## design/flow/run.sh

```bash
#!/bin/bash
# the make line also repeats each setting of config.mk as NAME=value (left out here)
make -C /OpenROAD-flow-scripts/flow DESIGN_CONFIG=/design/flow/config.mk WORK_HOME=/design/flow/orfs CLKGATE_MAP_FILE= finish
```

## design/flow/config.mk

```make
export PLATFORM = sky130hd
export DESIGN_NAME = MACRegister
export DESIGN_NICKNAME = MACRegister
export VERILOG_FILES = /design/flow/design.v
export SDC_FILE = /design/flow/constraint.sdc
export NUM_CORES = 4
export LEC_CHECK = 0
export CAP_MARGIN = 20
export CELL_PAD_IN_SITES_GLOBAL_PLACEMENT = 0
export CORE_ASPECT_RATIO = 1.38
export CORE_MARGIN = 2
export CORE_UTILIZATION = 72
export CTS_CLUSTER_DIAMETER = 390
export CTS_CLUSTER_SIZE = 38
export SETUP_SLACK_MARGIN = 2.54
export SLEW_MARGIN = 20
export TNS_END_PERCENT = 75
```

## design/flow/constraint.sdc

```tcl
create_clock -name core_clock -period 29.9 [get_ports {clk}]
set_input_delay 5.9800 -clock core_clock [delete_from_list [all_inputs] [get_ports {clk}]]
set_output_delay 5.9800 -clock core_clock [all_outputs]
set_load 0.01 [all_outputs]
```

## design/flow/design.v

```verilog
`timescale 1ns / 1ps
module HalfAdder(
    input a,  
    input b,  
    output f,  
    output carryOut  
    );
    xor(f, a, b);
    and(carryOut, a, b);
endmodule
`timescale 1ns / 1ps
module FullAdder(
    input a,
    input b,
    input carryIn,
    output sum,
    output carryOut
    );
    wire ha1Sum, ha1CarryOut, ha2CarryOut;
    HalfAdder halfAdder1(a, b, ha1Sum, ha1CarryOut);
    HalfAdder halfAdder2(ha1Sum, carryIn, sum, ha2CarryOut);
    or(carryOut, ha1CarryOut, ha2CarryOut);
endmodule
`timescale 1ns / 1ps
module MultiAnd16(
    input [15:0] a,
    input b,
    output [15:0] c
    );
    and(c[0], a[0], b);
    and(c[1], a[1], b);
    and(c[2], a[2], b);
    and(c[3], a[3], b);
    and(c[4], a[4], b);
    and(c[5], a[5], b);
    and(c[6], a[6], b);
    and(c[7], a[7], b);
    and(c[8], a[8], b);
    and(c[9], a[9], b);
    and(c[10], a[10], b);
    and(c[11], a[11], b);
    and(c[12], a[12], b);
    and(c[13], a[13], b);
    and(c[14], a[14], b);
    and(c[15], a[15], b);
endmodule
`timescale 1ns / 1ps
module MultiAdd15(
    input [14:0] a,
    input [14:0] b,
    input [14:0] carryIn,
    output [14:0] sum,
    output [14:0] carryOut
    );
    FullAdder fa0(a[0], b[0], carryIn[0], sum[0], carryOut[0]);  
    FullAdder fa1(a[1], b[1], carryIn[1], sum[1], carryOut[1]);
    FullAdder fa2(a[2], b[2], carryIn[2], sum[2], carryOut[2]);
    FullAdder fa3(a[3], b[3], carryIn[3], sum[3], carryOut[3]);
    FullAdder fa4(a[4], b[4], carryIn[4], sum[4], carryOut[4]);
    FullAdder fa5(a[5], b[5], carryIn[5], sum[5], carryOut[5]);
    FullAdder fa6(a[6], b[6], carryIn[6], sum[6], carryOut[6]);
    FullAdder fa7(a[7], b[7], carryIn[7], sum[7], carryOut[7]);
    FullAdder fa8(a[8], b[8], carryIn[8], sum[8], carryOut[8]);
    FullAdder fa9(a[9], b[9], carryIn[9], sum[9], carryOut[9]);
    FullAdder fa10(a[10], b[10], carryIn[10], sum[10], carryOut[10]);
    FullAdder fa11(a[11], b[11], carryIn[11], sum[11], carryOut[11]);
    FullAdder fa12(a[12], b[12], carryIn[12], sum[12], carryOut[12]);
    FullAdder fa13(a[13], b[13], carryIn[13], sum[13], carryOut[13]);
    FullAdder fa14(a[14], b[14], carryIn[14], sum[14], carryOut[14]);
endmodule
`timescale 1ns / 1ps
module ArrayMultiplier(
    input [15:0] a,
    input [15:0] b,
    output [31:0] f
    );
    wire [15:0] tmpAnd [0:15];
    wire [14:0] tmpSum [0:14];
    wire [14:0] tmpCarry [0:15];
    MultiAnd16 and0(a, b[0], tmpAnd[0]);
    MultiAnd16 and1(a, b[1], tmpAnd[1]);
    MultiAnd16 and2(a, b[2], tmpAnd[2]);
    MultiAnd16 and3(a, b[3], tmpAnd[3]);
    MultiAnd16 and4(a, b[4], tmpAnd[4]);
    MultiAnd16 and5(a, b[5], tmpAnd[5]);
    MultiAnd16 and6(a, b[6], tmpAnd[6]);
    MultiAnd16 and7(a, b[7], tmpAnd[7]);
    MultiAnd16 and8(a, b[8], tmpAnd[8]);
    MultiAnd16 and9(a, b[9], tmpAnd[9]);
    MultiAnd16 and10(a, b[10], tmpAnd[10]);
    MultiAnd16 and11(a, b[11], tmpAnd[11]);
    MultiAnd16 and12(a, b[12], tmpAnd[12]);
    MultiAnd16 and13(a, b[13], tmpAnd[13]);
    MultiAnd16 and14(a, b[14], tmpAnd[14]);
    MultiAnd16 and15(a, b[15], tmpAnd[15]);
    MultiAdd15 add0(tmpAnd[0][15:1], tmpAnd[1][14:0], 15'd0, tmpSum[0], tmpCarry[0]);
    MultiAdd15 add1({tmpAnd[1][15], tmpSum[0][14:1]}, tmpAnd[2][14:0], tmpCarry[0], tmpSum[1], tmpCarry[1]);
    MultiAdd15 add2({tmpAnd[2][15], tmpSum[1][14:1]}, tmpAnd[3][14:0], tmpCarry[1], tmpSum[2], tmpCarry[2]);
    MultiAdd15 add3({tmpAnd[3][15], tmpSum[2][14:1]}, tmpAnd[4][14:0], tmpCarry[2], tmpSum[3], tmpCarry[3]);
    MultiAdd15 add4({tmpAnd[4][15], tmpSum[3][14:1]}, tmpAnd[5][14:0], tmpCarry[3], tmpSum[4], tmpCarry[4]);
    MultiAdd15 add5({tmpAnd[5][15], tmpSum[4][14:1]}, tmpAnd[6][14:0], tmpCarry[4], tmpSum[5], tmpCarry[5]);
    MultiAdd15 add6({tmpAnd[6][15], tmpSum[5][14:1]}, tmpAnd[7][14:0], tmpCarry[5], tmpSum[6], tmpCarry[6]);
    MultiAdd15 add7({tmpAnd[7][15], tmpSum[6][14:1]}, tmpAnd[8][14:0], tmpCarry[6], tmpSum[7], tmpCarry[7]);
    MultiAdd15 add8({tmpAnd[8][15], tmpSum[7][14:1]}, tmpAnd[9][14:0], tmpCarry[7], tmpSum[8], tmpCarry[8]);
    MultiAdd15 add9({tmpAnd[9][15], tmpSum[8][14:1]}, tmpAnd[10][14:0], tmpCarry[8], tmpSum[9], tmpCarry[9]);
    MultiAdd15 add10({tmpAnd[10][15], tmpSum[9][14:1]}, tmpAnd[11][14:0], tmpCarry[9], tmpSum[10], tmpCarry[10]);
    MultiAdd15 add11({tmpAnd[11][15], tmpSum[10][14:1]}, tmpAnd[12][14:0], tmpCarry[10], tmpSum[11], tmpCarry[11]);
    MultiAdd15 add12({tmpAnd[12][15], tmpSum[11][14:1]}, tmpAnd[13][14:0], tmpCarry[11], tmpSum[12], tmpCarry[12]);
    MultiAdd15 add13({tmpAnd[13][15], tmpSum[12][14:1]}, tmpAnd[14][14:0], tmpCarry[12], tmpSum[13], tmpCarry[13]);
    MultiAdd15 add14({tmpAnd[14][15], tmpSum[13][14:1]}, tmpAnd[15][14:0], tmpCarry[13], tmpSum[14], tmpCarry[14]);
    FullAdder add15(tmpSum[14][1], tmpCarry[14][0], 1'b0, f[16], tmpCarry[15][0]);
    FullAdder add16(tmpSum[14][2], tmpCarry[14][1], tmpCarry[15][0], f[17], tmpCarry[15][1]);
    FullAdder add17(tmpSum[14][3], tmpCarry[14][2], tmpCarry[15][1], f[18], tmpCarry[15][2]);
    FullAdder add18(tmpSum[14][4], tmpCarry[14][3], tmpCarry[15][2], f[19], tmpCarry[15][3]);
    FullAdder add19(tmpSum[14][5], tmpCarry[14][4], tmpCarry[15][3], f[20], tmpCarry[15][4]);
    FullAdder add20(tmpSum[14][6], tmpCarry[14][5], tmpCarry[15][4], f[21], tmpCarry[15][5]);
    FullAdder add21(tmpSum[14][7], tmpCarry[14][6], tmpCarry[15][5], f[22], tmpCarry[15][6]);
    FullAdder add22(tmpSum[14][8], tmpCarry[14][7], tmpCarry[15][6], f[23], tmpCarry[15][7]);
    FullAdder add23(tmpSum[14][9], tmpCarry[14][8], tmpCarry[15][7], f[24], tmpCarry[15][8]);
    FullAdder add24(tmpSum[14][10], tmpCarry[14][9], tmpCarry[15][8], f[25], tmpCarry[15][9]);
    FullAdder add25(tmpSum[14][11], tmpCarry[14][10], tmpCarry[15][9], f[26], tmpCarry[15][10]);
    FullAdder add26(tmpSum[14][12], tmpCarry[14][11], tmpCarry[15][10], f[27], tmpCarry[15][11]);
    FullAdder add27(tmpSum[14][13], tmpCarry[14][12], tmpCarry[15][11], f[28], tmpCarry[15][12]);
    FullAdder add28(tmpSum[14][14], tmpCarry[14][13], tmpCarry[15][12], f[29], tmpCarry[15][13]);
    FullAdder add29(tmpAnd[15][15], tmpCarry[14][14], tmpCarry[15][13], f[30], f[31]);
    assign f[0] = tmpAnd[0][0];
    assign f[1] = tmpSum[0][0];
    assign f[2] = tmpSum[1][0];
    assign f[3] = tmpSum[2][0];
    assign f[4] = tmpSum[3][0];
    assign f[5] = tmpSum[4][0];
    assign f[6] = tmpSum[5][0];
    assign f[7] = tmpSum[6][0];
    assign f[8] = tmpSum[7][0];
    assign f[9] = tmpSum[8][0];
    assign f[10] = tmpSum[9][0];
    assign f[11] = tmpSum[10][0];
    assign f[12] = tmpSum[11][0];
    assign f[13] = tmpSum[12][0];
    assign f[14] = tmpSum[13][0];
    assign f[15] = tmpSum[14][0];
endmodule
`timescale 1ns / 1ps
module RippleAdder8(
    input [7:0] a,
    input [7:0] b,
    input carryIn,
    output [7:0] sum,
    output carryOut
    );
    wire tmpCarry [0:6];
    FullAdder fa0(a[0], b[0], carryIn, sum[0], tmpCarry[0]);  
    FullAdder fa1(a[1], b[1], tmpCarry[0], sum[1], tmpCarry[1]);
    FullAdder fa2(a[2], b[2], tmpCarry[1], sum[2], tmpCarry[2]);
    FullAdder fa3(a[3], b[3], tmpCarry[2], sum[3], tmpCarry[3]);
    FullAdder fa4(a[4], b[4], tmpCarry[3], sum[4], tmpCarry[4]);
    FullAdder fa5(a[5], b[5], tmpCarry[4], sum[5], tmpCarry[5]);
    FullAdder fa6(a[6], b[6], tmpCarry[5], sum[6], tmpCarry[6]);
    FullAdder fa7(a[7], b[7], tmpCarry[6], sum[7], carryOut);  
endmodule
`timescale 1ns / 1ps
module Adder32(
    input [31:0] a,
    input [31:0] b,
    output [31:0] sum,
    output carryOut
    );
    wire tmpCarry [0:2];
    RippleAdder8 add0(a[7:0], b[7:0], 1'b0, sum[7:0], tmpCarry[0]);
    RippleAdder8 add1(a[15:8], b[15:8], tmpCarry[0], sum[15:8], tmpCarry[1]);
    RippleAdder8 add2(a[23:16], b[23:16], tmpCarry[1], sum[23:16], tmpCarry[2]);
    RippleAdder8 add3(a[31:24], b[31:24], tmpCarry[2], sum[31:24], carryOut);
endmodule
`timescale 1ns / 1ps
module MACRegister(
    input clk,
    input rst,
    input [1:0] opcode,
    input [15:0] a,
    input [15:0] b,
    output [31:0] dataOut
    );
    reg [31:0] register;
    assign dataOut = register;
    wire [31:0] product;
    wire [31:0] sum;
    ArrayMultiplier multiplier(a, b, product);
    Adder32 adder(register, product, sum);
    always @ (posedge clk) begin
        if (rst)
            register <= 32'd0;
        else case (opcode)
            2'd1:  
                register <= {a, b};
            2'd2:  
                register <= sum;
        endcase
    end
endmodule
```

==> results.txt, run 1 <==
Numbers from the implementation run.

The total setup violations reported at the end of the flow is 0. The tally of non-filler cells in the final layout is 1079. The core utilization at floorplan is 0.735.

Summing all multiplexer cells gives an area fraction of 0.00232. The post-route report lists met1 wire length as 5.70 mm. The cell count listed in synth_stat.txt is 934. The total overflow left after global routing is 0. For the worst flop-to-flop path, the logic depth is 34.

The commonest cells after synthesis are 254 x sky130_fd_sc_hd__fa_1, 192 x sky130_fd_sc_hd__and2_1, 161 x sky130_fd_sc_hd__inv_1. The post-detailed-placement half-perimeter wirelength is 13.8 mm. Looking at the cell usage after synthesis, the top flip-flop cell is sky130_fd_sc_hd__dfxtp_1. In the final report, the number of pins over their slew limit comes to 0.

The launching element type of the critical path is an input port. The share of the Yosys chip area taken by registers is 0.0697. The detailed router reports a met2 wire length of 9.62 mm. The total of buffers placed on input and output ports is 67. The number of design rule violations left after detail routing is 0.

The critical path endpoint category is a flip-flop. The number of hold-repair buffers added at the cts stage is 0. The highest clock rate is 0.0454 GHz. The critical path crosses 38 cells after its start point. The combinational gate area is 7470 um^2. The critical path startpoint is a[14]. Per the OpenROAD floorplan log, the height of the die is 137 um. The first routing iteration left 154 violations. In this run, synthesis produced a sequential element count of 32.

The insertion delay to the later sink of the worst-skew pair is 0.29 ns. Between the synthesized netlist and the finished layout, the area growth was recorded as 6.31%. The worst setup slack after placement is 7.49 ns. The share of synthesized cell area in full adder, half adder and majority cells is 0.578. The average cell area after synthesis is 9.83 um^2. Looking at the max-slew report, the worst-margin pin has a slew of 0.614 ns. The endpoint identified for the worst register-to-register timing path is register[31]$_SDFFE_PP0P_. The highest signal layer in the routed design is met4. Setup slack closes at 7.88 ns.

The first detailed-routing pass ran for 4 iterations. The cell-mix breakdown from Yosys lists the simple-gate area share as 0.188. Per the detailed placement report, the placed cell area equals 9600 um^2. The total of warnings raised by yosys is 4. The via count of the routed design is 5952. The synthesized design contains 0 enable-type register cells. The layout has 854 filler cells. The critical-path cell with the highest stage delay is sky130_fd_sc_hd__clkdlybuf4s50_1.

The number of antenna violations at the first check in global routing is 0. The first global-routing pass estimated 29.7 mm of wire. On the final layout, the worst clock skew is 0.00554 ns. The finished cells cover 9760 um^2. The reg2reg setup slack is 15.42 ns. The arrival time at the worst endpoint is 22.20 ns. The report counts max-capacitance violations totalling 0. The per-cell routed wire length is 14.8 um. The tightest min-delay check is of the flip-flop to flip-flop type. The buffer count from post-CTS setup fixing is 0. The run finished with no timing, DRC or antenna violations. The worst slew slack as a fraction of its limit is 0.589. The area recorded from the Yosys report for this design is 9190 um^2.

The wire length after detailed routing is 16.0 mm. The number of nets in the final layout is 1236. The global placer's final weighted congestion is 0.797. The largest driver fanout on the critical path is 17. For the worst reg-to-reg path, the startpoint reported by OpenROAD is register[0]$_SDFFE_PP0P_. Looking at the clock tree report, the maximum root-to-sink buffer count equals 2. Setup repair after global routing left no endpoint under its margin.

Summed over all failing endpoints, the final setup total negative slack is 0 ns. The number of nets in the synthesized netlist is 1242. The core region is 12500 um^2. Once the clock tree was built, the resizer swapped 0 gates to a different size. The synthesized netlist handed to floorplanning was reported with a cell count of 934. Per the synthesis report, the AND-OR/OR-AND share of the synthesized area is 0.0445. The cell area after synthesis is 9190 um^2.

The cell family contributing the most delay on the critical path is adder cells. The cell with the most instances on the worst path is sky130_fd_sc_hd__fa_1. The worst setup path endpoint is register[31]$_SDFFE_PP0P_.

The number of hold violations in the final report is 0. The number of cells on the worst hold path is listed as 2. The global routing report lists combined usage of all routing layers as 0.273.

The detail route stage leaves a number of antenna-violating nets equal to 0. The share of the clock period used by the worst path is 0.736. The worst hold path terminates at register[9]$_SDFFE_PP0P_. Per the synth stats, the proportion of register bits with asynchronous set or reset is 0. After detailed placement, the design holds a cell count of 1071. The most common cell in the synthesized netlist is sky130_fd_sc_hd__fa_1. The clock tree from TritonCTS is built. Per the OpenROAD floorplan log, the area of the die is 13700 um^2. The area fraction of the dominant cell type after synthesis is 0.554. The H-tree was split into 2 levels. The area taken by flip-flops and latches is 641 um^2.

The path type of the worst setup path is input port to flip-flop. The final period demand of the worst path is 22.02 ns. Together, buffers and inverters on the worst path number 4. For the worst setup path, the data required time is 30.08 ns. The largest incremental delay on the critical path is 0.72 ns. The initialized floorplan defines 48 standard-cell rows. After detailed routing, the number of vias per cell comes to 5.52. Looking at the clock tree report, the root buffer type is sky130_fd_sc_hd__clkbuf_16. The main kind of combinational logic by area is adder cells. The via count of the first global-routing pass is 6960. The dominant cell type by area after synthesis is sky130_fd_sc_hd__fa_1. The TritonCTS buffer count is 5. The number of warnings in the stage logs is 28. The netlist uses 23 different library cells. The I/O pin count is 68. The clock net in this run drives a total of 32 sinks.

The clock-pin slew of the registers on the worst-case setup and hold paths is 0.06 ns. The cell-mix breakdown from Yosys lists the XOR/XNOR area share as 0.000954. The met3 wire length is 281 um. The synthesis report lists the most area-consuming cells as sky130_fd_sc_hd__fa_1 55%, sky130_fd_sc_hd__and2_1 13%, sky130_fd_sc_hd__dfxtp_1 7.0%. Entering global routing, the biggest net connects 65 pins. The total antenna diodes in the routed design is 0. The die outline width is 100 um. Looking at hold timing, the worst path starts from register[9]$_SDFFE_PP0P_.
## routing by layer
| metal | vias to the layer above | global-route usage |
|---|---|---|
| met5 | - | 0 |
| met4 | 0 | 0.0860 |
| met3 | 27 | 0.0225 |
| met2 | 81 | 0.545 |
| met1 | 3170 | 0.300 |
| li1 | 2674 | - |
## final cells by class
class | count | area share
Multi-Input combinational cell | 658 | 0.766
Timing Repair Buffer | 70 | 0.0710
Sequential cell | 32 | 0.0656
Inverter | 161 | 0.0619
Tap cell | 150 | 0.0192
Clock buffer | 6 | 0.0132
Clock inverter | 2 | 0.00359
## metrics by stage
step	utilization	hold slack, ns
finish	0.782	0.474
global route	0.782	0.485
CTS	0.782	0.477
detailed placement	0.769	0.469
global placement	0.769	0.453
floorplan	-	0.445
==> inputs of run 2 (changes only) <==
Settings changed: CELL_PAD_IN_SITES_GLOBAL_PLACEMENT 0 to not set, CORE_ASPECT_RATIO 1.38 to not set, CTS_CLUSTER_DIAMETER 390 to not set, CTS_CLUSTER_SIZE 38 to not set, PLACE_DENSITY_LB_ADDON set to 0.04, SETUP_SLACK_MARGIN 2.54 to 2.76, TNS_END_PERCENT 75 to not set.
Clock period 29.9 ns to 17.0 ns, I/O delays scaled along.
==> run 2 against run 1 <==
- the layout now fails its checks (negative setup slack)
- global-route usage up 3.4 points
- register-to-register slack got worse by 11 ns
- wire length rose by 18%
- via count up 5.7%
- area after synthesis unchanged
==> results.txt, run 2 <==
Numbers from the implementation run.

Per the detail_route report, routed wire per instance is 16.4 um. The transition time recorded at the tightest slew-check pin is 0.663 ns. The timing report gives the worst reg2reg path a setup slack of 4.28 ns.

The required time at the worst-slack endpoint is 17.21 ns. The final count of pins violating max slew is 0. CTS placed an instance of sky130_fd_sc_hd__clkbuf_16 at the clock tree root. The final layout contains routed wiring with a total length of 18.8 mm.

The cell depth of the worst flop-to-flop path is 34. The area fraction of the dominant cell type after synthesis is 0.554.

The core utilization at floorplan is 0.734. Counting flops with an async set or reset pin after synthesis yields a share of 0. A synthesized cell averages 9.83 um^2. The worst setup skew after layout is 0.00590 ns. Clock tree synthesis inserted a total of 5 buffers. In this design, the stage delay of the slowest critical-path cell is 0.57 ns. Counting flops with a built-in enable in the synthesized netlist gives 0. The worst slew slack as a fraction of its limit is 0.558.

Once layout is complete, the cells apart from fillers number 1145. The wire-length estimate of the detail-placed layout is 14.7 mm. The worst path setup slack after routing is -0.0794 ns. The I/O pin count is 68. RePlAce ended its routability-driven mode at a weighted congestion of 0.769. STA classifies the critical path endpoint as a flip-flop. The script logs the ratio of routed vias to standard cells as 5.49. The via count of the routed design is 6290. TritonCTS built the clock tree.

The number of antenna violations at the first check in global routing was 1. Data on the critical path arrives at its endpoint at 17.29 ns. On the reported timing paths, the clock transition at the registers reads 0.05 ns.

The setup TNS after final layout is -0.0794 ns. The worst hold path terminates at register[12]$_SDFFE_PP0P_.

Across every metal layer, demand over resource in global routing totals 0.306. Of the total synthesized cell area, the portion taken by AND-OR and OR-AND cells is 0.0445. In this design, the critical path's most frequently occurring cell is sky130_fd_sc_hd__fa_2. Post-route period utilization is reported as 1.00. The final hold slack is 0.479 ns. In this run, the synthesized area fraction spent on and/or/nand/nor cells is recorded as 0.188.

Measured against the total synthesized area, the mux share comes to 0.00232. For this run, the register share of the synthesized area comes to 0.0697. The critical-path cell with the highest stage delay is sky130_fd_sc_hd__fa_2. Once synthesis finished, the tally of register bits stood at 32. CTS built an H-tree with a depth of 2. The buffer_ports step reported a buffer count of 67. The initialized floorplan defines 41 standard-cell rows.

The insertion delay to the later sink of the worst-skew pair is 0.28 ns. The script parses the final routing iteration and logs DRC violations as 0. The die outline width is 117 um. For this run, the top clock speed supported by timing is 0.0586 GHz. The critical path runs through a total of 40 cells. In the post-synthesis netlist, the biggest area contributors are sky130_fd_sc_hd__fa_1 55%, sky130_fd_sc_hd__and2_1 13%, sky130_fd_sc_hd__dfxtp_1 7.0%. Among cell families on the critical path, the largest total delay comes from adder cells. The number of iterations in the first detailed-routing pass is 6.

Of the total synthesized cell area, the portion taken by full adders, half adders and majority gates is 0.578. The post-detailed-route count of antenna-violating nets is 0. The pin count of the biggest net entering global routing is 65. The total instance count after detailed placement is 1121. The largest driver fanout on the critical path is 3. The final period demand of the worst path is 17.08 ns. The area figure in the yosys stat output is 9190 um^2. In this run the cell area of the synthesized design comes to 9190 um^2. Across all stage logs, warnings added up to 29. STA lists the endpoint of the worst register-to-register path as register[30]$_SDFFE_PP0P_. The number of buffers between clock root and the deepest sink is 2. The layout checks failed on negative setup slack.

The xor/xnor cell area share of the yosys netlist is 0.000954. Per the OpenROAD floorplan log, the area of the core is 12500 um^2. The post-synthesis cell count is 934.

Setup repair after global routing could not meet its margin everywhere. After global routing the overflow that remains totals 0. After clock tree synthesis, the flow added hold-fix buffers numbering 0. The beginning of the worst hold path is register[12]$_SDFFE_PP0P_. The main kind of combinational logic by area is adder cells. Across the run, the number of max-cap violations was 0. The worst setup path endpoint is register[30]$_SDFFE_PP0P_.

The number of distinct library cells after synthesis is 23. After synthesis, the design contains 934 cells according to Yosys. Per the OpenROAD floorplan log, the height of the die is 117 um. For this design, the sink count on the clock tree is 32.

Counting the warning lines in the Yosys log gives 4. STA classifies the critical path startpoint as an input port. The last timing report of the flow puts the setup violation total at 1. The worst reg2reg path startpoint is register[0]$_SDFFE_PP0P_.

Checking hold timing, the worst path is listed with class flip-flop to flip-flop. The number of hold violations in the final report is 0. The via count of the first global-routing pass came to 7345. The growth of design area from synthesis to finish is 14.6%. For this run, the post-layout net count is 1278. The path type of the worst setup path is input port to flip-flop.

Post-synth the commonest register cell is sky130_fd_sc_hd__dfxtp_1. The report gives the cell count of the worst hold path as 2. Counting instances in the post-synthesis netlist gives the leading cell types as 254 x sky130_fd_sc_hd__fa_1, 192 x sky130_fd_sc_hd__and2_1, 161 x sky130_fd_sc_hd__inv_1. Detailed-route iteration 0 reported a violation count of 245.

Among all cell types in the netlist, the one instantiated most often is sky130_fd_sc_hd__fa_1. The critical path startpoint is a[13]. Per the post-run analysis, buffers plus inverters along the critical path come to 6. The cell type that accounts for the most area after synthesis is sky130_fd_sc_hd__fa_1. The first-pass GRT wire length is 32.4 mm. The number of nets handed over by synthesis was 1242. The chip occupies 13700 um^2.

The run finished, with violations left.
-- run 2: per-stage QoR --
stage / area (um^2) / utilization / setup WS, ns
after floorplan: 9490 / - / 0.333
after global placement: 10100 / 0.809 / -0.392
after detailed placement: 10100 / 0.809 / -0.646
after CTS: 10500 / 0.835 / -0.0860
after global routing: 10500 / 0.841 / -0.342
final: 10500 / 0.841 / -0.0794
-- run 2: repair_timing --
item                                    in CTS  in global routing
pin swaps                                   37                 31
endpoints found under the setup margin      10                 10
gates cloned                                 2                  0
resized                                     55                 17
setup buffers                               11                  1
-- run 2: layout make-up --
type	instances	area (um^2)
Multi-Input combinational cell	658	7840
Fill cell	722	1990
Timing Repair Buffer	112	1050
Clock inverter	2	35.0
Inverter	161	604
Clock buffer	6	129
Sequential cell	32	641
Tap cell	172	215
Antenna cell	2	5.00
-- run 2: per-layer routing --
metal / part of all wire / up-vias / global-route usage / routed length [um]
met4: 0.036 / 0 / 0.127 / 668
met3: 0.023 / 50 / 0.0319 / 424
met2: 0.58 / 130 / 0.596 / 10900
met5: 0 / - / 0 / 0
li1: - / 2771 / - / -
met1: 0.36 / 3339 / 0.339 / 6850
==> inputs of run 3 (changes only) <==
Settings changed: ABC_AREA set to 1, CELL_PAD_IN_SITES_GLOBAL_PLACEMENT set to 1, CORE_ASPECT_RATIO set to 1.38, CORE_MARGIN 2 to 10, CORE_UTILIZATION 72 to 54, CTS_CLUSTER_DIAMETER set to 390, CTS_CLUSTER_SIZE set to 88, PLACE_DENSITY set to 0.42, PLACE_DENSITY_LB_ADDON 0.04 to not set, SETUP_SLACK_MARGIN 2.76 to -1.61, SLEW_MARGIN 20 to 35, TNS_END_PERCENT set to 25.
Clock period 17.0 ns to 21.5 ns, I/O delays scaled along.
==> run 3 against run 2 <==
- now clean on timing, DRC and antenna
- cell area down 3.9%
- register-to-register slack better by 3.0 ns
- die size up 72%
- flip-flop count unchanged
- sequential share of layout area up 0.25 points
- critical path type unchanged
- largest cell class unchanged
==> results.txt, run 3 <==
Numbers from the implementation run.

The flow ran to the end and the layout has no timing, DRC or antenna violations. The post-synthesis cell count is 1165. The pin count of the biggest net entering global routing is 65. In the CTS report, the clock slew at the register clock pins of the worst setup and hold paths is listed as 0.06 ns. The number of antenna violations at the first check in global routing is 0. The required time at the worst-slack endpoint is 21.67 ns. The total instance count after detailed placement is 1366. The post-synth count of flops with an enable pin is 0. The total cell area at the placement stage is 9950 um^2. Setup repair after global routing left no endpoint under its margin. The endpoint identified for the worst register-to-register timing path is register[31]$_SDFFE_PP0P_.

The I/O pin count is 68. At the worst endpoint, the arrival time is 20.23 ns. The number of warnings reported in the stage logs is 28.

The buffer count from post-CTS setup fixing is 0. The path type of the worst min-delay path is flip-flop to flip-flop. For reference, the mux area share after synthesis is 0. The initial utilization of the core area, before any placement, comes to 0.547. STA shows the worst min-delay path finishing at register[9]$_SDFFE_PP0P_.

By area the synthesized netlist is led by sky130_fd_sc_hd__fa_1 53%, sky130_fd_sc_hd__inv_1 14%, sky130_fd_sc_hd__nand2_1 11%. The cell count listed in synth_stat.txt is 1165. The routed design shows a via density per instance of 4.63. Of the total synthesized cell area, the portion taken by AND-OR and OR-AND cells is 0.0500. The TritonCTS buffer count is 5. The final count of pins violating max slew is 0.

The number of H-tree levels is 2. The full die area is 23600 um^2. The total of buffers placed on input and output ports is 67.

The floorplan net count is 1473. The initialized floorplan defines 57 standard-cell rows. The largest driver fanout on the critical path is 17. Among the stages of the critical path, the cell type that occurs most often is sky130_fd_sc_hd__fa_1. The later pin in the worst-skew pair is clocked with a latency of 0.28 ns.

For this run, the slowest stage of the critical path takes 0.73 ns. The critical path startpoint is b[1]. Of the post-synthesis cell area, the dominant cell type holds 0.530. The global placer's final weighted congestion is 0.780.

The post-detailed-placement half-perimeter wirelength is 15.8 mm. For the worst flop-to-flop path, the logic depth is 38.

The area figure in the yosys stat output is 9590 um^2. The number of distinct library cells after synthesis is 17. The number of buffers and inverters on the critical path is 6.

The number of design rule violations left after detail routing is 0. The floorplan step set the die height to 177 um. The worst setup skew after layout is 0.00661 ns. All stages included, the depth of the critical timing path comes to 43. In this run the critical register-to-register path is launched from register[0]$_SDFFE_PP0P_.

The first global-routing pass estimated 33.1 mm of wire. The per-cell routed wire length is 12.8 um. The core area is 17500 um^2. After synthesis, the share of flip-flops with an asynchronous set or reset is 0.

For this run, the leading register cell type out of synthesis is sky130_fd_sc_hd__dfxtp_1. The die outline width is 133 um. The violation tally recorded at the end of detailed-routing iteration 0 is 215. Per the CTS log, the buffer count on the longest clock path is 2. The flip-flop and latch count after synthesis is 32. In the log, the iteration count for the first detailed-route pass is 5. The worst setup path is captured at a flip-flop. The most frequently used library cell after synthesis is sky130_fd_sc_hd__inv_1.

The detail route stage leaves a number of antenna-violating nets equal to 0. The cell family contributing the most delay on the critical path is adder cells. The wire length recorded after detailed routing is 17.6 mm. Averaged over all synthesized cells, the footprint is 8.23 um^2. The critical-path cell with the highest stage delay is sky130_fd_sc_hd__clkdlybuf4s50_1.

Ranked by instance count, the synthesized netlist is headed by 358 x sky130_fd_sc_hd__inv_1, 293 x sky130_fd_sc_hd__nand2_1, 254 x sky130_fd_sc_hd__fa_1. STA lists the startpoint of the worst hold path as register[9]$_SDFFE_PP0P_. The worst slew slack as a fraction of its limit is 0.500. The area growth from synthesis to layout is 5.43%. The number of hold violations in the final report is 0.

The via count of the first global-routing pass is 7318. For this run, the total global-route usage over all layers was measured as 0.168. For the completed layout, the total cell area is recorded as 10100 um^2. By startpoint and endpoint, the worst setup path is classified as input port to flip-flop. Setup total negative slack on the finished layout was measured at 0 ns. The number of resized instances in the post-cts repair step is 0. The cell area after synthesis is 9590 um^2. Across all hold checks on the routed design, the worst slack comes to 0.533 ns. The total of warnings raised by yosys is 4. The highest clock rate is 0.0498 GHz.

Of the synthesized area, sequential elements account for 0.0668. Per the detail_route report, the via count comes to 6366. At the pin with the least slew margin, the transition time is 0.747 ns. Per the post-place timing report, worst setup slack is 0.995 ns. The last timing report of the flow puts the setup violation total at 0. The xor/xnor cell area share of the yosys netlist is 0. The clock tree from TritonCTS is built. The number of instances on the worst hold path is 2. The CTS log lists the clock sinks for this run as 32. The routed design could run at a clock period as short as 20.06 ns. The cell-mix breakdown from Yosys lists the adder-cell area share as 0.554. The launching element type of the critical path is an input port. The number of hold-repair buffers added at the cts stage is 0.

Setup slack on the critical path of the routed design comes to 1.44 ns. The repair_antennas step left the layout with diodes totalling 0.

The share of the clock period used by the worst path is 0.933. The filler cells instantiated in the layout total 1669. Recorded from the global router log, the overflow total was 0. The dominant cell type by area after synthesis is sky130_fd_sc_hd__fa_1. The reg2reg setup slack is 7.32 ns.

The max-cap check violation count is 0. The finished layout holds 1374 standard cells, fillers aside. The number of nets in the final layout is 1445. The cell at the root of the clock tree is sky130_fd_sc_hd__clkbuf_16. Per the synthesis report, the simple-gate share of the synthesized area is 0.116. OpenSTA lists the critical path endpoint as register[31]$_SDFFE_PP0P_.

After synthesis, the largest family of logic cells by area is adder cells.
-- run 3: final cells by class --
class | instances | area, um^2 | share of cell area
repair buffers | 77 | 746 | 0.0737
inverters | 359 | 1350 | 0.133
clock buffers | 6 | 129 | 0.0127
multi-input cells | 662 | 6920 | 0.684
clock inverters | 2 | 35.0 | 0.00346
well taps | 236 | 295 | 0.0292
flip-flops and latches | 32 | 641 | 0.0633
-- run 3: per-stage QoR --
stage,util
after floorplan,-
after global placement,0.566
after detailed placement,0.567
after CTS,0.576
after global routing,0.576
final,0.576
-- run 3: routing by layer --
layer,up-vias,wire [um],GRT usage
met1,3210,6360,0.175
met3,14,335,0.0191
met4,0,323,0.0373
met2,55,10500,0.344
met5,-,0,0
li1,3087,-,-
==> inputs of run 4 (changes only) <==
Settings changed: ABC_AREA 1 to not set, CELL_PAD_IN_SITES_GLOBAL_PLACEMENT 1 to 0, CORE_MARGIN 10 to 2, CORE_UTILIZATION 54 to 57, CTS_CLUSTER_SIZE 88 to 38, PLACE_DENSITY 0.42 to not set, SETUP_SLACK_MARGIN -1.61 to 2.54, SLEW_MARGIN 35 to 25, TNS_END_PERCENT 25 to 75.
Clock period 21.5 ns to 28.2 ns, I/O delays scaled along.
==> run 4 against run 3 <==
- cell count shrank 18%
- largest cell class unchanged
- cell area shrank 2.9%
==> results.txt, run 4 <==
Numbers from the implementation run.

For this block, the initial DRC count from the detailed router was 262. The insertion delay to the later sink of the worst-skew pair is 0.29 ns. The number of antenna violations at the first check in global routing is 0. The total antenna diodes in the routed design is 0. The path type of the worst min-delay path is flip-flop to flip-flop. The full die area is 17200 um^2. The endpoint of the worst-slack reg-to-reg timing path is register[31]$_SDFFE_PP0P_. Looking at the reg2reg group, the worst path starts from register[0]$_SDFFE_PP0P_. Routability-driven placement finished with a final weighted congestion of 0.769.

Per the post-synthesis report, the nets total 1242. The final count of pins violating max slew is 0. Per the synthesis report, the simple-gate share of the synthesized area is 0.188. In the final report, the number of hold violations comes to 0.

Subtracting the final worst setup slack from the clock period gives 21.65 ns. The pre-antenna-repair detailed-routing pass consisted of 4 iterations. The first global-routing pass estimated 30.5 mm of wire. The cell area after synthesis is 9190 um^2. The flow ran to the end and the layout has no timing, DRC or antenna violations.

68 I/O pins were placed. The number of resized instances in the post-cts repair step is 0. The flip-flop and latch count after synthesis is 32. The arrival time at the worst endpoint is 21.83 ns. The number of buffers and inverters on the critical path is 4. Per STA, the startpoint of the critical path is a[15]. The floorplan step defined a core boundary enclosing 15800 um^2. The routed design shows a via density per instance of 5.27. The report puts the cell count of the worst reg-to-reg path at 34. The critical path endpoint category is a flip-flop. The buffer count from post-CTS setup fixing is 0. The TritonCTS buffer count is 5. The cell count listed in synth_stat.txt is 934. Adding up every negative setup slack in the final design gives 0 ns.

The number of buffers between clock root and the deepest sink is 2. The number of design rule violations left after detail routing is 0. The final report lists the setup-violating endpoint count as 0. The initial utilization of the core area, before any placement, comes to 0.581.

The via count of the first global-routing pass was 6909. The longest incremental delay of any stage on the critical path is reported as 0.72 ns. The dominant cell type by area after synthesis is sky130_fd_sc_hd__fa_1. The average cell area after synthesis is 9.83 um^2. The xor/xnor cell area share of the yosys netlist is 0.000954. Port buffering added 67 buffers. For this design, the slowest cell found on the critical path is sky130_fd_sc_hd__clkdlybuf4s50_1.

The beginning of the worst hold path is register[10]$_SDFFE_PP0P_. In the hold timing report, the worst path depth is 2. The worst setup path endpoint is register[31]$_SDFFE_PP0P_. The cell with the most instances on the worst path is sky130_fd_sc_hd__fa_1.

Looking at the hold checks, the worst path lands on register[10]$_SDFFE_PP0P_. The share of synthesized cell area in full adder, half adder and majority cells is 0.578. The timing report gives the clock slew at the launch and capture registers of the worst setup and hold paths as 0.06 ns. Across every metal layer, demand over resource in global routing totals 0.216. Derived from the worst setup path, the maximum achievable clock frequency is 0.0462 GHz.

The pin count of the biggest net entering global routing is 65. The launching element type of the critical path is an input port. The async set or reset register ratio after synthesis is 0. The post-synth tally of flip-flops with integrated enable is 0. According to the floorplan log, the row count is 54.

TritonCTS built the clock tree. The area fraction of the dominant cell type after synthesis is 0.554. In this run, the synthesized area fraction spent on AND-OR/OR-AND gates is recorded as 0.0445. The worst setup skew after layout is 0.00666 ns. The area figure in the yosys stat output is 9190 um^2.

The die outline width is 112 um. The number of warnings in the stage logs is 28. The post-detailed-placement half-perimeter wirelength is 14.5 mm. For this run, the register share of the synthesized area comes to 0.0697. Of the available clock period, the critical path in the final layout requires 0.768. The per-cell routed wire length is 14.7 um. After synthesis, the most frequently instantiated cells are 254 x sky130_fd_sc_hd__fa_1, 192 x sky130_fd_sc_hd__and2_1, 161 x sky130_fd_sc_hd__inv_1. The max-cap check violation count is 0. The die outline height is 153 um.

The reg2reg setup slack is 13.98 ns. The number of nets in the final layout is 1236. The post-detailed-route count of antenna-violating nets is 0.

The final hold slack is 0.472 ns. By startpoint and endpoint, the worst setup path is classified as input port to flip-flop. Setup repair after global routing left no endpoint under its margin.

In this run the tightest slew margin relative to its limit is 0.581. The area fraction in mux cells is 0.00232. The cell family contributing the most delay on the critical path is adder cells. Among all cell types in the netlist, the one instantiated most often is sky130_fd_sc_hd__fa_1. The STA report counts the stages on the worst setup path as 38. The number of H-tree levels is 2. The main area contributors are sky130_fd_sc_hd__fa_1 55%, sky130_fd_sc_hd__and2_1 13%, sky130_fd_sc_hd__dfxtp_1 7.0%. The growth of design area from synthesis to finish is 6.93%.

The cell at the root of the clock tree is sky130_fd_sc_hd__clkbuf_16. The commonest register cell after synthesis is sky130_fd_sc_hd__dfxtp_1. The actual slew at the worst max-slew pin is 0.629 ns. The via count of the routed design is 5927.

The data required time reported for the critical path is 28.38 ns. The number of hold-repair buffers added at the cts stage is 0. The post-synthesis cell count is 934.

The largest driver fanout on the critical path is 17. The wire length after detailed routing is 16.6 mm. The global-route congestion overflow total is 0.

The synthesized netlist contains 23 unique library cells. The main kind of combinational logic by area is adder cells. Warnings reported by Yosys during synthesis add up to 4.

According to the CTS report, the clock sink count is 32.
==> run 4: cell type report <==
| class | count | area [um^2] |
|---|---|---|
| Multi-Input combinational cell | 658 | 7470 |
| Sequential cell | 32 | 641 |
| Clock buffer | 6 | 129 |
| Clock inverter | 2 | 35.0 |
| Timing Repair Buffer | 70 | 693 |
| Inverter | 161 | 604 |
| Tap cell | 196 | 245 |
| Fill cell | 1425 | 5990 |
==> run 4: metal layers <==
layer	global-route usage	routed length, um
met5	0	0
met4	0.0534	324
met3	0.0198	355
met2	0.435	9570
met1	0.241	6340
==> run 4: through the flow <==
stage                     cells  worst slack [ns]   util  instance area, um^2
after floorplan             934              7.42      -                 9190
after global placement     1117              6.37  0.611                 9660
after detailed placement   1117              6.12  0.611                 9660
after CTS                  1125              6.40  0.621                 9820
after global routing       1125              5.80  0.621                 9820
final                      1125              6.55  0.621                 9820
==> inputs of run 5 (changes only) <==
Settings changed: CELL_PAD_IN_SITES_GLOBAL_PLACEMENT 0 to not set, CORE_ASPECT_RATIO 1.38 to not set, CORE_UTILIZATION 57 to 59, CTS_CLUSTER_DIAMETER 390 to not set, CTS_CLUSTER_SIZE 38 to not set, SETUP_SLACK_MARGIN 2.54 to not set, SLEW_MARGIN 25 to 20, TNS_END_PERCENT 75 to not set.
Clock period 28.2 ns to 10.0 ns, I/O delays scaled along.
==> run 5 against run 4 <==
- now fails the layout checks on negative setup slack
- die size decreased by 3.4%
- register-to-register slack got worse by 16 ns
- cell count increased by 5.2%
- highest routed layer unchanged
- clock skew about the same
- first-iteration DRC count decreased by 20%
- critical path type unchanged
- area after synthesis unchanged
- non-clock buffer count increased by 66
- critical endpoint is now register[30]$_SDFFE_PP0P_
- critical path depth unchanged
- utilization increased by 8.4 points
==> results.txt, run 5 <==
Numbers from the implementation run.

The flow ran to the end, but the layout failed its checks. The checks that failed: negative setup slack. The number of warnings in the stage logs is 31.

The share of the clock period used by the worst path is 1.55. Setup slack on the critical path of the routed design comes to -5.52 ns. Looking at the reg2reg group, the worst path starts from register[0]$_SDFFE_PP0P_.

The core area is 15200 um^2. Before any placement, the netlist area is recorded as 9190 um^2. The number of vias per cell is 5.16. The endpoint of the worst-slack reg-to-reg timing path is register[30]$_SDFFE_PP0P_.

The worst setup path endpoint is register[30]$_SDFFE_PP0P_. Measured in cells, the most critical reg-to-reg path has a length of 34.

The number of hold violations in the final report is 0. The area figure in the yosys stat output is 9190 um^2. The I/O pin count is 68. The main kind of combinational logic by area is adder cells.

The arrival time at the worst endpoint is 15.73 ns. The core utilization at floorplan is 0.604. Per STA, the worst path accumulates the most delay in the family adder cells. The cell with the most instances on the worst path is sky130_fd_sc_hd__fa_2. The clock tree has to reach 32 sinks. The largest incremental delay on the critical path is 0.60 ns. The timing report gives the clock slew at the launch and capture registers of the worst setup and hold paths as 0.06 ns. The total antenna diodes in the routed design is 0.

The routed design shows a wire length per standard cell of 15.1 um. The total setup violations reported at the end of the flow is 17. Entering global routing, the biggest net connects 65 pins. The iteration-0 DRC count of the detailed router is 209. The wire length after detailed routing is 17.9 mm.

Leaving out filler cells and counting taps, the final layout contains 1183. The total instance count after detailed placement is 1171. The global-route congestion overflow total is 0. The global routing report lists combined usage of all routing layers as 0.244. Clock skew on the completed layout was measured at 0.00692 ns.

The average cell area after synthesis is 9.83 um^2. The worst setup path is of the input port to flip-flop kind.

Setup repair after global routing could not meet its margin everywhere. TritonCTS built the clock tree. Of the post-synthesis cell area, the dominant cell type holds 0.554.

STA reports a reg2reg setup slack of -2.42 ns. The largest driver fanout on the critical path is 3. In this run, the synthesized area fraction spent on xor and xnor cells is recorded as 0.000954. The final weighted congestion recorded by global placement is 0.775. The post-placement cell area is 10400 um^2. Once detail routing completed, the nets flagged for antenna violations numbered 0.

Post-synth the commonest register cell is sky130_fd_sc_hd__dfxtp_1. The number of buffers and inverters on the critical path is 4. The number of fill cells is 1200. Per the synth stats, the proportion of register bits with asynchronous set or reset is 0. In the hold report, the worst path ends at register[13]$_SDFFE_PP0P_.

The share of synthesized cell area in full adder, half adder and majority cells is 0.578. STA classifies the critical path endpoint as a flip-flop. The cell count listed in synth_stat.txt is 934.

The number of hold-repair buffers added at the cts stage is 0. In the final timing run, aggregate negative setup slack is -51.22 ns.

The critical-path cell with the highest stage delay is sky130_fd_sc_hd__fa_2. In this run, CTS created clock tree buffers numbering 5. The area fraction in mux cells is 0.00232. The dominant cell type by area after synthesis is sky130_fd_sc_hd__fa_1.

The cell-mix breakdown from Yosys lists the compound-gate area share as 0.0445. The total of warnings raised by yosys is 4. The post-synth tally of flip-flops with integrated enable is 0. By area the synthesized netlist is led by sky130_fd_sc_hd__fa_1 55%, sky130_fd_sc_hd__and2_1 13%, sky130_fd_sc_hd__dfxtp_1 7.0%.

The required time at the worst-slack endpoint is 10.22 ns. Measured along the y axis, the die boundary spans 129 um. The first-pass GRT wire length is 32.3 mm. The finished design was reported to have a net count of 1302. Per the placement log, port buffering inserted 67 buffers. The final period demand of the worst path is 15.52 ns.

The cell-mix breakdown from Yosys lists the simple-gate area share as 0.188. Looking at the max-slew report, the worst-margin pin has a slew of 0.640 ns. The number of instances on the worst hold path is 2. After technology mapping, the gate count stands at 934.

Per the CTS log, the maximum H-tree level is 2. Sorting the synthesis cell report by count puts at the top sky130_fd_sc_hd__fa_1. The beginning of the worst hold path is register[13]$_SDFFE_PP0P_. The detailed router placed 6100 vias in this run. The critical path startpoint is a[15]. The post-synth register bit count is 32. The worst setup slack after placement is -6.29 ns. Of the synthesized area, sequential elements account for 0.0697. No sink is reached through more buffers than the 2 on the longest clock path. The launching element type of the critical path is an input port. The iteration count recorded for the first detailed-route pass is 4.

The number of different library cells used by synthesis comes to 23. The cell area after layout is 10700 um^2. The floorplan net count is 1242. The highest clock rate is 0.0645 GHz.

The worst slew slack as a fraction of its limit is 0.573. By count the netlist is led by 254 x sky130_fd_sc_hd__fa_1, 192 x sky130_fd_sc_hd__and2_1, 161 x sky130_fd_sc_hd__inv_1. The cell at the root of the clock tree is sky130_fd_sc_hd__clkbuf_16.

Pins over their slew limit in the final report were tallied at 0. The cell depth of the worst setup path is 38. The via count of the first global-routing pass is 7120.

For reference, the placement row count at floorplan is 45. The insertion delay to the later sink of the worst-skew pair is 0.28 ns. Max-cap violations in this run came to 0. The number of design rule violations left after detail routing is 0. The number of antenna violations at the first check in global routing came to 0. For this run the detailed placement stage logged an HPWL of 15.1 mm.

The die covers 16600 um^2. Between the synthesized netlist and the finished layout, the area growth was recorded as 16.7%. The path type of the worst min-delay path is flip-flop to flip-flop. The die outline width is 129 um.
[run 5: cell type report]
class                           instances  area, um^2  area share
Multi-Input combinational cell        658        7900       0.737
Timing Repair Buffer                  136        1200       0.112
Sequential cell                        32         641      0.0598
Inverter                              161         604      0.0564
Tap cell                              188         235      0.0219
Clock buffer                            5         125      0.0117
Clock inverter                          3        18.8     0.00175
[run 5: routing by layer]
metal  part of all wire  up-vias  routed length, um  GRT usage
met1               0.39     3199               6990      0.291
met3              0.021       18                380     0.0183
li1                   -     2811                  -          -
met2               0.57       72              10200      0.485
met5                  0        -                  0          0
met4              0.017        0                312     0.0409
[run 5: per-stage QoR]
| stage | utilization | hold slack (ns) |
|---|---|---|
| 2_1_floorplan | - | 0.445 |
| 3_3_place_gp | 0.683 | 0.463 |
| 3_5_place_dp | 0.683 | 0.471 |
| 4_1_cts | 0.699 | 0.480 |
| 5_1_grt | 0.705 | 0.500 |
| 6_report | 0.705 | 0.481 |
[run 5: repair_timing]
action	4_1_cts	5_1_grt
endpoints found under the setup margin	18	18
gates cloned	0	1
gates resized	61	58
pin swaps	45	41
buffers inserted	4	1
==> inputs of run 6 (changes only) <==
Settings changed: CAP_MARGIN 20 to 35, CELL_PAD_IN_SITES_DETAIL_PLACEMENT set to 2, CELL_PAD_IN_SITES_GLOBAL_PLACEMENT set to 3, CORE_ASPECT_RATIO set to 0.56, CORE_MARGIN 2 to 7, CORE_UTILIZATION 59 to 40, CTS_CLUSTER_DIAMETER set to 193, GPL_TIMING_DRIVEN set to 0, MAX_ROUTING_LAYER set to met4, PLACE_DENSITY_LB_ADDON set to 0.25, TNS_END_PERCENT set to 15.
Clock period 10.0 ns to 11.9 ns, I/O delays scaled along.
==> run 6 against run 5 <==
- highest routed layer unchanged
- first-iteration DRC count is 15% higher
- still fails the layout checks on negative setup slack
- area after synthesis stayed put
- non-clock buffer count is 14 higher
- wire length is 52% higher
- via count is 5.7% higher
- synthesized cell count stayed put
- die size is 66% higher
- clock skew is 0.0011 ns higher
- count of clock-buffer cells in the layout is 1 higher
==> results.txt, run 6 <==
Numbers from the implementation run.

The run finished, with violations left. The violated checks flagged are negative setup slack. The full die area is 27600 um^2. In the hold report, the worst path ends at register[1]$_SDFFE_PP0P_. The per-cell routed wire length is 20.7 um.

Entering global routing, the biggest net connects 11 pins. The post-detailed-route count of antenna-violating nets is 0. The final hold slack is 0.478 ns. The clock tree synthesis step divided the H-tree into 2 levels. TritonCTS built the clock tree.

The total setup violations reported at the end of the flow is 13. The via count of the first global-routing pass was 7994. The most numerous cell type found on the critical path is sky130_fd_sc_hd__fa_2. Looking at hold timing, the worst path starts from register[1]$_SDFFE_PP0P_.

The core utilization at floorplan is 0.408. The final count of pins violating max slew is 0. The end-of-flow core utilization is 0.481.

The launching element type of the critical path is an input port. The post-synthesis cell count is 934. The worst register-to-register path has a depth of 35.

The growth of design area from synthesis to finish is 17.9%. After clock tree synthesis, the clock-pin slew on the worst setup and hold paths is 0.06 ns. At the end of routability-driven placement, the weighted congestion stood at 0.790. The insertion delay to the later sink of the worst-skew pair is 0.30 ns. In the synthesis report, Yosys lists the chip area as 9190 um^2. Counting flops with an async set or reset pin after synthesis yields a share of 0. The number of buffers between clock root and the deepest sink is 2. Of the post-synthesis cell area, the part taken by muxes is 0.00232.

In this run the maximum-capacitance check reported violations numbering 0. The number of nets in the final layout is 1316. Together, buffers and inverters on the worst path number 6. Looking at the setup timing report, the critical path kind is input port to flip-flop.

The stage logs contain a warning count of 29. Derived from the worst setup path, the maximum achievable clock frequency is 0.0623 GHz. The commonest register cell after synthesis is sky130_fd_sc_hd__dfxtp_1. The synthesized netlist was found by Yosys to have 934 cells. The HPWL after detailed placement is 24.1 mm. The die outline width is 216 um. For the pin with the worst max-slew slack, the measured transition is 0.894 ns. Per the TritonCTS log, the buffer count is 5. The synthesis stat section lists a flop and latch total of 32.

Per the layout report, the design carries 2360 filler cells. STA reports a reg2reg setup slack of -0.79 ns. Sorting the synthesized cells by area gives the leading types as sky130_fd_sc_hd__fa_1 55%, sky130_fd_sc_hd__and2_1 13%, sky130_fd_sc_hd__dfxtp_1 7.0%.

The first global-routing pass estimated 44.4 mm of wire. The path type of the worst min-delay path is flip-flop to flip-flop. The xor/xnor cell area share of the yosys netlist is 0.000954. For this block, the initial DRC count from the detailed router was 241.

The arrival time of data at the worst endpoint is listed as 16.22 ns. The critical-path cell with the highest stage delay is sky130_fd_sc_hd__fa_2. The floorplan net count is 1242. The total of warnings raised by yosys is 4.

Synthesis instantiated 23 different standard cells from the library. Each instance of the synthesized netlist takes up on average 9.83 um^2. Per the CTS log, the root buffer master is sky130_fd_sc_hd__clkbuf_16.

The die is 127 um tall. The endpoint of the worst-slack reg-to-reg timing path is register[31]$_SDFFE_PP0P_. The routed layout has 6447 vias.

The startpoint identified for the worst register-to-register timing path is register[0]$_SDFFE_PP0P_. In the synthesized netlist, the cells that appear most often are 254 x sky130_fd_sc_hd__fa_1, 192 x sky130_fd_sc_hd__and2_1, 161 x sky130_fd_sc_hd__inv_1. With fillers left out, the area of the finished cells amounts to 10800 um^2. The dominant cell type by area after synthesis is sky130_fd_sc_hd__fa_1. The worst-case max-slew headroom was logged as 0.404. Per the timing report, the biggest fanout along the worst path comes to 8. The setup TNS after final layout is -31.17 ns.

The total of buffers placed on input and output ports is 65. The wire length after detailed routing is 27.2 mm.

The aggregate global-route resource usage is 0.214. The number of antenna violations at the first check in global routing is 2. Setup repair after global routing could not meet its margin everywhere.

For the final database, setup skew stands at 0.00800 ns. The worst path setup slack after routing is -4.16 ns. The core area is 22500 um^2.

The share of the clock period used by the worst path is 1.35. The number of design rule violations left after detail routing is 0. The most numerous cell in the Yosys netlist is sky130_fd_sc_hd__fa_1. Tracing the worst setup path back leads to its startpoint at b[1]. The final period demand of the worst path is 16.06 ns. STA classifies the critical path endpoint as a flip-flop. The worst setup slack after placement is -5.52 ns. The worst setup path endpoint is register[31]$_SDFFE_PP0P_. After detailed routing, the number of vias per cell comes to 4.91. The tree built by TritonCTS fans out to 32 sinks. The main kind of combinational logic by area is adder cells. The cell depth of the worst setup path is 41. Summed over all layers, the global routing overflow is 0. The post-synthesis share of cell area spent on and-or and or-and gates is 0.0445.

The area fraction of the dominant cell type after synthesis is 0.554. The cell family contributing the most delay on the critical path is adder cells. Counting endpoints that fail hold in the final report gives 0. The number of iterations in the first detailed-routing pass is 4. The required time at the worst-slack endpoint is 12.06 ns.

According to the I/O placement log, the pin count is 68. The total cell area at the placement stage is 10500 um^2. Per Yosys stat, the portion of area used by sequential elements is 0.0697.

Of the total synthesized cell area, the portion taken by AND, OR, NAND and NOR gates is 0.188. In this run, synthesis inferred 0 flip-flops with an integrated enable. The worst hold path passes through 2 cells. In this run the core area contains 41 standard-cell rows.

The largest incremental delay on the critical path is 0.60 ns. The cell area after synthesis is 9190 um^2. The cell-mix breakdown from Yosys lists the adder-cell area share as 0.578.
run 6: repair_timing:
| item | CTS | global route |
|---|---|---|
| hold buffers | 0 | 0 |
| pin swaps | 4 | 7 |
| buffers inserted | 0 | 1 |
| setup endpoints to repair | 15 | 14 |
| cloned | 0 | 1 |
| gates resized | 74 | 38 |
run 6: stage by stage:
stage	instances
6_report	1313
5_1_grt	1311
4_1_cts	1308
3_5_place_dp	1300
3_3_place_gp	1300
2_1_floorplan	934
run 6: metal layers:
| layer | part of all wire | global-route usage |
|---|---|---|
| met2 | 0.47 | 0.346 |
| met5 | 0 | - |
| met4 | 0.012 | 0.0343 |
| met1 | 0.48 | 0.290 |
| met3 | 0.044 | 0.0349 |
run 6: area by class of cell:
cell class                 instances  area, um^2  share of cell area
multi-input combinational        658        7780               0.719
timing repair buffer              67         648              0.0598
sequential                        32         641              0.0591
buffer                            83         607              0.0560
inverter                         161         604              0.0558
tap                              301         377              0.0348
clock buffer                       6         129              0.0119
clock inverter                     2        35.0             0.00323
antenna                            3        7.51            0.000693
==> inputs of run 7 (changes only) <==
Settings changed: CAP_MARGIN 35 to 20, CELL_PAD_IN_SITES_DETAIL_PLACEMENT 2 to not set, CELL_PAD_IN_SITES_GLOBAL_PLACEMENT 3 to 1, CORE_ASPECT_RATIO 0.56 to 1.38, CORE_MARGIN 7 to 2, CORE_UTILIZATION 40 to 63, CTS_CLUSTER_DIAMETER 193 to 225, CTS_CLUSTER_SIZE set to 88, GPL_TIMING_DRIVEN 0 to not set, MAX_ROUTING_LAYER met4 to not set, PLACE_DENSITY_LB_ADDON 0.25 to not set, SETUP_SLACK_MARGIN set to -0.96, SLEW_MARGIN 20 to 35, TNS_END_PERCENT 15 to 75.
Clock period 11.9 ns to 13.8 ns, I/O delays scaled along.
==> run 7 against run 6 <==
- die size decreased by 44%
- global-route usage increased by 5.3 points
- first-iteration DRC count decreased by 13%
- the layout still fails its checks (negative setup slack)
==> results.txt, run 7 <==
Numbers from the implementation run.

Following the worst setup path forward leads to its endpoint at register[31]$_SDFFE_PP0P_. During I/O placement, the number of pins put on the boundary was 68. The number of placement rows is 51. The post-detailed-route count of antenna-violating nets is 0. In the final run the clock tree shows a worst skew of 0.00751 ns. After clock tree synthesis, the clock-pin slew on the worst setup and hold paths is 0.06 ns. The final count of pins violating max slew is 0. The iteration-0 DRC count of the detailed router is 210. The via count of the first global-routing pass was 7247. Hold analysis shows the worst path with a depth of 2. Clock latency on the worst-skew pair, taken at its later pin, is 0.28 ns. Per the OpenROAD floorplan log, the height of the die is 146 um. The per-cell routed wire length is 15.6 um. The synthesis run shows the most used standard cells to be 254 x sky130_fd_sc_hd__fa_1, 192 x sky130_fd_sc_hd__and2_1, 161 x sky130_fd_sc_hd__inv_1. Static timing analysis puts the maximum clock frequency at 0.0619 GHz.

The number of vias per cell is 5.31. Of the total synthesized cell area, the portion taken by AND-OR and OR-AND cells is 0.0445. Per the detail_route report, the via count comes to 6135. The met1 routing resource usage after global routing is 0.304. The final period demand of the worst path is 16.14 ns.

Per the placement log, port buffering inserted 67 buffers. The met2 usage is 0.527. The worst path setup slack after routing is -2.34 ns. Antenna repair during routing inserted a diode count of 0.

The largest driver fanout on the critical path is 6. The number of clock sinks came to 32. The synthesis report lists the most area-consuming cells as sky130_fd_sc_hd__fa_1 55%, sky130_fd_sc_hd__and2_1 13%, sky130_fd_sc_hd__dfxtp_1 7.0%.

The share of synthesized cell area in full adder, half adder and majority cells is 0.578. Summing over the stages, the warning tally comes to 31. Relative to the synthesized area, the layout overhead comes to 14.4%. Among all stages on the critical path, the maximum delay recorded is 0.60 ns. The cell sitting at the root of the clock tree is a sky130_fd_sc_hd__clkbuf_16. The run finished, with violations left. The worst slew slack as a fraction of its limit is 0.580.

The core area is 14200 um^2. The pin count of the biggest net entering global routing is 65. Per the synthesis report, the XOR/XNOR share of the synthesized area is 0.000954. The area fraction of the dominant cell type after synthesis is 0.554. The setup path with the least slack is of type input port to flip-flop.

Looking at the cell usage after synthesis, the top flip-flop cell is sky130_fd_sc_hd__dfxtp_1. In this run the most critical hold path is launched from register[13]$_SDFFE_PP0P_.

Per the OpenROAD timing report, the critical path contains 39 cells. The post-synthesis cell count is 934. The full die area is 15600 um^2.

The clock passes through at most 2 buffers. Setup slack on the worst path after placement came out at -3.27 ns. The global route stage reports its total congestion overflow as 0. The number of hold-repair buffers added at the cts stage is 0. In this run the horizontal extent of the chip is 107 um. The type recorded for the worst min-delay path is flip-flop to flip-flop.

The total setup violations reported at the end of the flow is 8. For this run, design rule violations remaining after detail routing come to 0. Routability-driven placement finished with a final weighted congestion of 0.789. STA shows the worst reg2reg path with a cell count of 35. Once synthesis finished, the tally of register bits stood at 32. The first-pass GRT wire length is 33.2 mm.

The startpoint identified for the worst register-to-register timing path is register[0]$_SDFFE_PP0P_. The share of the clock period used by the worst path is 1.17. In this design, the critical path's most frequently occurring cell is sky130_fd_sc_hd__fa_2.

The area fraction in and, or, nand and nor cells is 0.188. The average cell area after synthesis is 9.83 um^2. The dominant cell type by area after synthesis is sky130_fd_sc_hd__fa_1.

The wire length after detailed routing is 18.0 mm. The post-detailed-placement half-perimeter wirelength is 15.4 mm. The total of warnings raised by yosys is 4.

The most used routing layer in global routing is met2. The worst setup path is captured at a flip-flop. After synthesis, the share of flip-flops with an asynchronous set or reset is 0. The most numerous cell in the Yosys netlist is sky130_fd_sc_hd__fa_1. The required time at the worst-slack endpoint is 13.99 ns.

According to the report, the first pass of detailed routing completed in 4 iterations. The number of nets handed over by synthesis was 1242. The number of antenna violations at the first check in global routing is 0. The actual slew at the worst max-slew pin is 0.630 ns.

After synthesis, the design contains 934 cells according to Yosys. Grouping stages by cell kind, the critical path spends the most delay in adder cells. The area figure in the yosys stat output is 9190 um^2. The main kind of combinational logic by area is adder cells.

In the global route stage, overall resource usage came out at 0.267. Together, buffers and inverters on the worst path number 4. The critical path startpoint is b[0]. In this run, synthesis inferred 0 flip-flops with an integrated enable. The max-cap check violation count is 0. The worst-case reg-to-reg setup slack stands at 1.18 ns. Looking at the clock tree report, the H-tree level count equals 2. The core utilization at floorplan is 0.648. The met3 usage in global routing is 0.0206.

Measured on the finished design, the core utilization comes to 0.742. For reference, the final report shows the hold violation count at 0. The clock tree from TritonCTS is built. The launching element type of the critical path is an input port. On the critical path the data arrives at 16.33 ns. Setup repair after global routing could not meet its margin everywhere. The cell area after synthesis is 9190 um^2. In this run, distinct cell masters in the synthesized netlist total 23. After the last flow step, the layout net total stands at 1277.

The checks that failed: negative setup slack. The TritonCTS buffer count is 5. The area fraction in mux cells is 0.00232. Looking at the hold checks, the worst path lands on register[13]$_SDFFE_PP0P_.

The largest individual stage delay along the critical path comes from the cell sky130_fd_sc_hd__fa_2. The endpoint of the worst-slack reg-to-reg timing path is register[31]$_SDFFE_PP0P_. Of the synthesized area, sequential elements account for 0.0697.
## run 7: per-stage QoR
stage          hold slack [ns]  cell area (um^2)  instances  setup TNS (ns)
4_1_cts                  0.478             10500       1155          -12.01
5_1_grt                  0.497             10500       1155          -13.43
3_5_place_dp             0.470             10200       1146          -20.07
3_3_place_gp             0.457             10200       1146          -17.91
2_1_floorplan            0.445              9490        934          -10.83
6_report                 0.478             10500       1155          -11.34
## run 7: routing by layer
metal	wire [um]	vias up
li1	-	2756
met1	6470	3273
met3	372	22
met2	10800	84
met4	404	0
met5	0	-
## run 7: cell type report
class,count,area [um^2]
clock buffers,6,129
clock inverters,2,35.0
fillers,1095,3660
inverters,161,604
multi-input cells,658,7840
flip-flops and latches,32,641
well taps,185,231
repair buffers,111,1030
## run 7: timing repair
action / in CTS / in global routing
setup endpoints to repair: 7 / 6
buffers inserted: 6 / 0
pin swaps: 41 / 21
gates resized: 85 / 24
